==> flow/design.v <==
module bldc_esc #(parameter DATA_WIDTH = 16,parameter debounce = 3)(
  input clk,              		 
  input reset,            		 
  input pwm_en,						 
  input encoder_a,  				 
  input encoder_b,  				 
  input [DATA_WIDTH-1:0] pwm_period,	 
  input [DATA_WIDTH-1:0] period_reference,	 
  input [DATA_WIDTH-1:0] Kp_ext, 
  input [DATA_WIDTH-1:0] Ki_ext, 
  input [DATA_WIDTH-1:0] Kd_ext, 
  input override_internal_pid,		 
  output reg motor_positive,   		 
  output reg motor_negative 			 
);
  reg motor_pwm;
  reg [DATA_WIDTH-1:0] pwm_counter;
  reg [DATA_WIDTH-1:0] pwm_duty_cycle;
  reg [1:0]encoder_state;
  reg [1:0]prev_encoder_state;
  reg [1:0]pwm_direction;
  reg [DATA_WIDTH-1:0] period_speed ; 
  reg [DATA_WIDTH-1:0] speed_ctr;
  reg [DATA_WIDTH-1:0] Kp ;
  reg [DATA_WIDTH-1:0] Ki ;
  reg [DATA_WIDTH-1:0] Kd ;
  reg signed[DATA_WIDTH-1:0] error;
  reg signed[(DATA_WIDTH)-1:0] integral;
  reg signed[DATA_WIDTH-1:0] derivative;
  reg signed [(DATA_WIDTH)-1:0] pid_output;
  reg signed[DATA_WIDTH-1:0] previous_error;
  reg [2:0] encoder_a_shift_reg;
  reg encoder_a_reg;
  reg [2:0] encoder_b_shift_reg;
  reg encoder_b_reg;
 always @(posedge clk or posedge reset) begin
    if (reset) begin
        integral <= 16'b0;
        pwm_counter <= {DATA_WIDTH{1'b0}};
        encoder_state <= 2'b0;
        prev_encoder_state <= 2'b0;
        pwm_direction<=2'b00;
        motor_positive<=1'b0;
        motor_negative<=1'b0;
        Kp <= 16'd1;
        Ki <= 16'd0;
        Kd <= 16'd0;
        speed_ctr<={DATA_WIDTH{1'b0}};
        previous_error <= {DATA_WIDTH{1'b0}};
        error<=8'b0;
        period_speed <= 16'b0;
        pid_output <= 16'b0;
        derivative <= 16'b0;
        pwm_duty_cycle <= 16'b0;
        motor_pwm <= 1'b0;
        encoder_a_shift_reg <= 3'b0;
        encoder_a_reg <= 1'b0;
        encoder_b_shift_reg <= 3'b0;
        encoder_b_reg <= 1'b0;
    end 
    else begin
        encoder_a_shift_reg <= {encoder_a_shift_reg[debounce-2:0],encoder_a};
        if (encoder_a_shift_reg == {debounce{1'b0}} || encoder_a_shift_reg == {debounce{1'b1}})begin
            encoder_a_reg <= encoder_a_shift_reg[0];
        end
        encoder_b_shift_reg <= {encoder_b_shift_reg[debounce-2:0],encoder_b};
        if (encoder_b_shift_reg == {debounce{1'b0}} || encoder_b_shift_reg == {debounce{1'b1}})begin
            encoder_b_reg <= encoder_b_shift_reg[0];
        end
        pid_output <= Kp * error + Ki * integral + Kd * derivative;	 
        if(pid_output<1) begin			 
			pwm_duty_cycle<=pwm_period;
		end 
		else if (pid_output>pwm_period) begin	 
			pwm_duty_cycle<=1;
		end 
		else begin
			pwm_duty_cycle<= pid_output;	 
		end
        derivative <= error - previous_error;
        if (integral + error > 2047) begin  
            integral <= 2047;  
        end 
        else if (integral + error < -2048) begin
            integral <= -2048; 
        end 
        else begin
            integral <= integral + error;  
        end
        previous_error<=error;
        error <= period_reference - period_speed;
        motor_pwm <= (pwm_counter < pwm_duty_cycle) & pwm_en;  
        if (pwm_counter == pwm_period) begin
            pwm_counter <= 16'd0;
        end
        else begin
            pwm_counter <= pwm_counter + 1;
        end
        encoder_state <= {encoder_a_reg, encoder_b_reg};
        prev_encoder_state <= encoder_state;
        case ({encoder_state, prev_encoder_state})
            4'b0100, 4'b1101,4'b1011: begin 
                pwm_direction<=2'b10;
            end
            4'b1000,4'b1110,4'b0111: begin 
                pwm_direction<=2'b01;
            end
            4'b1100, 4'b0011, 4'b1001,4'b0110: begin 
                pwm_direction<=2'b00;
            end
            default: begin
                pwm_direction<=pwm_direction; 
            end
        endcase
        if(pwm_en==1'b0)begin
            motor_positive<=1'b0;
            motor_negative<=1'b0;
		end 
		else begin
            case(pwm_direction)
                2'b00: begin
      				if(period_reference>32767) begin  
						motor_positive<=1'b0;
						motor_negative<=motor_pwm;
					end
					else begin
						motor_positive<=motor_pwm;
						motor_negative<=1'b0;
					end
                end 
                2'b01:begin
                    motor_positive<=1'b0;
                    motor_negative<=motor_pwm;
                end
                2'b10:begin
                    motor_positive<=motor_pwm;
                    motor_negative<=1'b0;
                end
                default: begin
                    motor_positive <= 1'b0;
                    motor_negative <= 1'b0;
                end
            endcase
        end
		if(override_internal_pid) begin
			Kp<=Kp_ext;
			Ki<=Ki_ext;
			Kd<=Kd_ext;
		end 
		else begin
			Kp<=Kp;
			Ki<=Ki;
			Kd<=Kd;
		end
      if((prev_encoder_state[0]==1'b0 && encoder_a_reg==1'b1) || speed_ctr==16'h00ff) begin
            period_speed<=speed_ctr;
            speed_ctr<={DATA_WIDTH{1'b0}};
        end else begin
            speed_ctr<=speed_ctr+1;
        end
    end
 end
endmodule
clock: 4.24 ns
lec_check: 0
cap_margin: 20
cell_pad_in_sites_detail_placement: 2
cell_pad_in_sites_global_placement: 2
core_aspect_ratio: 0.89
core_margin: 6
core_utilization: 48
cts_cluster_diameter: 168
gpl_routability_driven: 1
hold_slack_margin: -0.04
max_routing_layer: met5
min_routing_layer: met2
place_density_lb_addon: 0.15
setup_slack_margin: 1.24
slew_margin: 20
tns_end_percent: 55
run.sh (not shown) runs the stock make flow with config.mk's settings and CLKGATE_MAP_FILE=.
The starting point never finished: it broke off in detailed placement (3_5_place_dp) with DPL-0033.
==> next run, changes <==
Settings changed: CELL_PAD_IN_SITES_DETAIL_PLACEMENT 2 to unset, CELL_PAD_IN_SITES_GLOBAL_PLACEMENT 2 to unset, CORE_ASPECT_RATIO 0.89 to unset, CORE_MARGIN 6 to 2, CORE_UTILIZATION 48 to 64, CTS_CLUSTER_DIAMETER 168 to unset, GPL_ROUTABILITY_DRIVEN 1 to unset, HOLD_SLACK_MARGIN -0.04 to unset, MAX_ROUTING_LAYER met5 to unset, MIN_ROUTING_LAYER met2 to unset, PLACE_DENSITY set to 0.6, PLACE_DENSITY_LB_ADDON 0.15 to unset, SETUP_SLACK_MARGIN 1.24 to unset, TNS_END_PERCENT 55 to unset.
Clock period 4.24 ns to 7.4 ns, I/O delays scaled along.
After rerunning: Now the flow produced a clean layout. Synthesized cell count is unchanged. Die area falls by 30%. Area after synthesis stays the same.
==> next run, changes <==
Settings changed: CORE_UTILIZATION 64 to 72.
Clock period 7.4 ns to 6.61 ns, I/O delays scaled along.
Result: Now the flow finished but failed the layout checks on negative setup slack; sequential share of layout area falls by 0.63 points; global-route usage increases by 5.2 points; area after synthesis does not change.
==> next run, changes <==
Settings changed: PLACE_DENSITY 0.6 to unset, PLACE_DENSITY_LB_ADDON set to 0.01, SETUP_SLACK_MARGIN set to 1.8.
Clock period 6.61 ns to 6.24 ns, I/O delays scaled along.
Effect: The changed run produced a layout that fails on negative setup slack. Design area grows by 3.9%. Synthesized cell count is unchanged. Global-route usage grows by 0.75 points. Non-clock buffer count grows by 73. Setup slack degrades by 540 ps. Hold slack is about the same.
==> next run, changes <==
Settings changed: ABC_AREA set to 1, PLACE_DENSITY set to 0.6, PLACE_DENSITY_LB_ADDON 0.01 to unset, SETUP_SLACK_MARGIN 1.8 to unset, TNS_END_PERCENT set to 5.
Clock period 6.24 ns to 4.87 ns, I/O delays scaled along.
Result: The new run completed and failed the layout checks on negative setup slack; flip-flop count is unchanged; fmax grows by about 4%; routed wire length came out higher by 1.3%; setup slack loses 1100 ps; global-route usage rose by 1.2 points; clock skew fell by 37 ps; non-clock buffer count is higher by 3; cell area climbs by about 3%.
